==> flow/design.v (excerpt) <==
module scr_search(clk,rst,start,R_fixed,angle1,adder,error,X,Y,done
    );
Size: about 1800 cells after synthesis, roughly 42 flip-flops, ~49 I/O pins, about 12000 um^2 of cells after synthesis.
make LEC_CHECK=0 CAP_MARGIN=5 CORE_ASPECT_RATIO=0.62 CORE_MARGIN=2 CORE_UTILIZATION=25 CTS_CLUSTER_DIAMETER=91 GPL_ROUTABILITY_DRIVEN=0 GPL_TIMING_DRIVEN=0 MIN_ROUTING_LAYER=met2 PLACE_DENSITY=0.45 SLEW_MARGIN=40 TNS_END_PERCENT=15 finish   # period 11.1 ns
run.sh (not shown) runs the stock make flow with config.mk's settings and CLKGATE_MAP_FILE=.
The first run did not get past 5_1_grt with GRT-0116.
Then changed:
- CAP_MARGIN: 5 -> 20
- CORE_ASPECT_RATIO: 0.62 -> not set
- CTS_CLUSTER_DIAMETER: 91 -> not set
- GPL_ROUTABILITY_DRIVEN: 0 -> not set
- GPL_TIMING_DRIVEN: 0 -> not set
- MIN_ROUTING_LAYER: met2 -> not set
- SLEW_MARGIN: 40 -> 20
- TNS_END_PERCENT: 15 -> not set
- clock period: 11.1 -> 11.3 ns (I/O delays scaled with it)
With this change the flow produced a clean layout; die area hardly moves; synthesized area is unchanged; synthesized cell count does not change.
Then changed:
- SETUP_SLACK_MARGIN: not set -> 0.53
Outcome:
- setup slack is better by 0.23 ns
- final area hardly moves
- sequential share of layout area stays flat
- non-clock buffer count grows by 4
- maximum frequency climbs by a few percent
- routed wire length stays flat
- clock power stays flat
- sequential power barely changes
- via count falls slightly
- global-route usage does not change

========
Setup of harbor:
scr_search again, from the RTL that the note above started with.
==> flow/design.v (excerpt) <==
module scr_search(clk,rst,start,R_fixed,angle1,adder,error,X,Y,done
    );
clock: 11.1 ns
lec_check: 0
cap_margin: 35
core_aspect_ratio: 0.62
core_margin: 2
core_utilization: 25
cts_cluster_diameter: 113
gpl_routability_driven: 0
gpl_timing_driven: 0
min_routing_layer: met2
place_density: 0.45
slew_margin: 25
tns_end_percent: 15
harbor never completed, since it errored out during global routing.
For violet, these inputs were changed with respect to harbor:
==> flow/config.mk <==
export PLATFORM = sky130hd
export DESIGN_NAME = scr_search
export DESIGN_NICKNAME = scr_search
export VERILOG_FILES = /design/flow/design.v
export SDC_FILE = /design/flow/constraint.sdc
export NUM_CORES = 4
export LEC_CHECK = 0
export CAP_MARGIN = 20
export CORE_MARGIN = 2
export CORE_UTILIZATION = 22
export PLACE_DENSITY = 0.45
export SLEW_MARGIN = 20
==> flow/constraint.sdc <==
create_clock -name core_clock -period 12.1 [get_ports {clk}]
set_input_delay 2.4200 -clock core_clock [delete_from_list [all_inputs] [get_ports {clk}]]
set_output_delay 2.4200 -clock core_clock [all_outputs]
set_load 0.01 [all_outputs]
--- outcome ---
Any difference in yosys cell count between violet and harbor is small enough to ignore.
Vertical extent of the die (harbor / violet): 0.74
violet went all the way through synthesis, placement and routing and the layout is clean on timing, DRC and antenna.
Relative to harbor, the die extent in x measured on violet has decreased by more than 10%.
The run showing the smaller post-cts sizing count is violet.
Die footprint went up by more than 10% going from harbor to violet.
Taking harbor as the reference point, the number of I/O port buffers of violet rises by about 7%.
harbor has lower placeable core region than violet.
What yarrow does differently from violet at the input level:
-- flow/config.mk --
<<< violet, line 10
export CORE_UTILIZATION = 22
>>> yarrow, line 10
export CORE_UTILIZATION = 48
<<< violet, line 12
>>> yarrow, line 12
export SETUP_SLACK_MARGIN = -0.58
==> flow/constraint.sdc <==
create_clock -name core_clock -period 6.35 [get_ports {clk}]
set_input_delay 1.2700 -clock core_clock [delete_from_list [all_inputs] [get_ports {clk}]]
set_output_delay 1.2700 -clock core_clock [all_outputs]
set_load 0.01 [all_outputs]
Notes after the runs:
Instance count of the mapped netlist: yarrow vs violet identical. Status | yarrow and violet | clean except yarrow. Detailed-placement wirelength estimate was higher in violet than in yarrow. yarrow ends up with lower placement row count than violet does. violet → yarrow: area of the die went down 53%; total placed cells including tap cells grew by 188. Effective utilization at floorplan (lower): violet. Changes observed in yarrow relative to violet: overall die width now smaller, core area lower, number of buffers inserted to repair setup after CTS has increased.

========
Starting RTL as in the previous note.
Settings: LEC_CHECK=0, ABC_AREA=1, CAP_MARGIN=20, CORE_MARGIN=2, CORE_UTILIZATION=72, CTS_CLUSTER_DIAMETER=400, CTS_CLUSTER_SIZE=97, PLACE_DENSITY=0.41, SLEW_MARGIN=20; clock period 2.86 ns.
The baseline failed in 3_5_place_dp.
Change:
- ABC_AREA: 1 -> not set
- CORE_UTILIZATION: 72 -> 25
- CTS_CLUSTER_DIAMETER: 400 -> not set
- CTS_CLUSTER_SIZE: 97 -> not set
- PLACE_DENSITY: 0.41 -> 0.45
- clock period: 2.86 -> 12.0 ns (I/O delays scaled with it)
After rerunning:
- The changed run produced a clean layout
- die size came out higher to 2.9 times its value
- synthesized area rose by 4.0%
- synthesized cell count fell by 17%
Change:
- ABC_AREA: not set -> 1
- CELL_PAD_IN_SITES_GLOBAL_PLACEMENT: not set -> 1
- CORE_UTILIZATION: 25 -> 18
- CTS_CLUSTER_DIAMETER: not set -> 282
- CTS_CLUSTER_SIZE: not set -> 98
- PLACE_DENSITY: 0.45 -> not set
- PLACE_DENSITY_LB_ADDON: not set -> 0.3
- TNS_END_PERCENT: not set -> 10
Core utilization went down by 8.0 points. Global-route usage went down by 9.5 points. Final cell count went up by 27%. Register-to-register slack improves by 2.2 ns. Die size went up by 33%. Count of clock-buffer cells in the layout went down by 2. Worst setup slack improves by 2.2 ns. Routed wire length is about the same. Sequential share of layout area went up by 0.36 points.
Change:
- ABC_AREA: 1 -> not set
- CELL_PAD_IN_SITES_GLOBAL_PLACEMENT: 1 -> not set
- CORE_UTILIZATION: 18 -> 40
- CTS_CLUSTER_DIAMETER: 282 -> not set
- CTS_CLUSTER_SIZE: 98 -> not set
- GPL_TIMING_DRIVEN: not set -> 0
- MAX_ROUTING_LAYER: not set -> met4
- PLACE_DENSITY: not set -> 0.75
- PLACE_DENSITY_LB_ADDON: 0.3 -> not set
- SETUP_SLACK_MARGIN: not set -> 1.13
- TNS_END_PERCENT: 10 -> 45
The changed run reached the layout checks and failed them: max-capacitance violations, max-slew violations.
Total power rose by 51%.
Final cell count drops by 26%.
Via count grows by 15%.
Worst setup slack got worse by 1.9 ns.
Worst hold slack improves by 0.024 ns.
Register-to-register slack got worse by 1.9 ns.

========
Starting RTL as in the previous note.
Design scr_search, start of the top module:
module scr_search(clk,rst,start,R_fixed,angle1,adder,error,X,Y,done
    );
wire [13:0] R_LUT[255:0];
wire [13:0] tan_LUT[255:0];
wire [3:0] adder_LUT[255:0];
wire [13:0] sind_LUT[19:0];
assign sind_LUT[0]=14'b00000001001001;
assign sind_LUT[1]=14'b00000001010000;
assign sind_LUT[2]=14'b00000001011000;
assign sind_LUT[3]=14'b00000001011111;
assign sind_LUT[4]=14'b00000001100110;
assign sind_LUT[5]=14'b00000001101110;
assign sind_LUT[6]=14'b00000001110101;
assign sind_LUT[7]=14'b00000001111100;
assign sind_LUT[8]=14'b00000010000100;
assign sind_LUT[9]=14'b00000010001011;
assign sind_LUT[10]=14'b00000010010010;
assign sind_LUT[11]=14'b00000010011010;
assign sind_LUT[12]=14'b00000010100001;
assign sind_LUT[13]=14'b00000010101000;
assign sind_LUT[14]=14'b00000010110000;
assign sind_LUT[15]=14'b00000010110111;
assign sind_LUT[16]=14'b00000010111110;
assign sind_LUT[17]=14'b00000011000110;
assign sind_LUT[18]=14'b00000011001101;
assign sind_LUT[19]=14'b00000011010100;
assign R_LUT[0]=14'b000000000000000;
assign R_LUT[1]=14'b000000010000000;
assign R_LUT[2]=14'b000000100000000;
assign R_LUT[3]=14'b000000110000000;
assign R_LUT[4]=14'b000001000000000;
assign R_LUT[5]=14'b000001010000000;
assign R_LUT[6]=14'b000001100000000;
assign R_LUT[7]=14'b000001110000000;
assign R_LUT[8]=14'b000010000000000;
assign R_LUT[9]=14'b000010010000000;
assign R_LUT[10]=14'b00010100000000;
assign R_LUT[11]=14'b00010110000000;
assign R_LUT[12]=14'b00011000000000;
assign R_LUT[13]=14'b00011010000000;
assign R_LUT[14]=14'b00011100000000;
assign R_LUT[15]=14'b00011110000000;
assign R_LUT[16]=14'b00000010000000;
assign R_LUT[17]=14'b00000010110101;
assign R_LUT[18]=14'b00000100011110;
assign R_LUT[19]=14'b00000110010100;
assign R_LUT[20]=14'b00001000001111;
assign R_LUT[21]=14'b00001010001100;
assign R_LUT[22]=14'b00001100001010;
assign R_LUT[23]=14'b00001110001001;
assign R_LUT[24]=14'b00010000000111;
assign R_LUT[25]=14'b00010010000111;
assign R_LUT[26]=14'b00010100000110;
assign R_LUT[27]=14'b00010110000101;
assign R_LUT[28]=14'b00011000000101;
  ...
clock: 9.21 ns
lec_check: 0
cap_margin: 20
core_margin: 2
core_utilization: 57
setup_slack_margin: -0.58
slew_margin: 20
The baseline stopped in 5_1_grt with GRT-0116.
Edit:
- CORE_UTILIZATION: 57 -> 58
- PLACE_DENSITY: default -> 0.6
- SETUP_SLACK_MARGIN: -0.58 -> default
- clock period: 9.21 -> 8.05 ns (I/O delays scaled with it)
Outcome: The changed run died in 5_1_grt. Synthesized cell count is unchanged. Die size is lower by 1.7%. Area after synthesis is unchanged.
Power figures rest on the tool's default switching activity, not on a simulated workload.
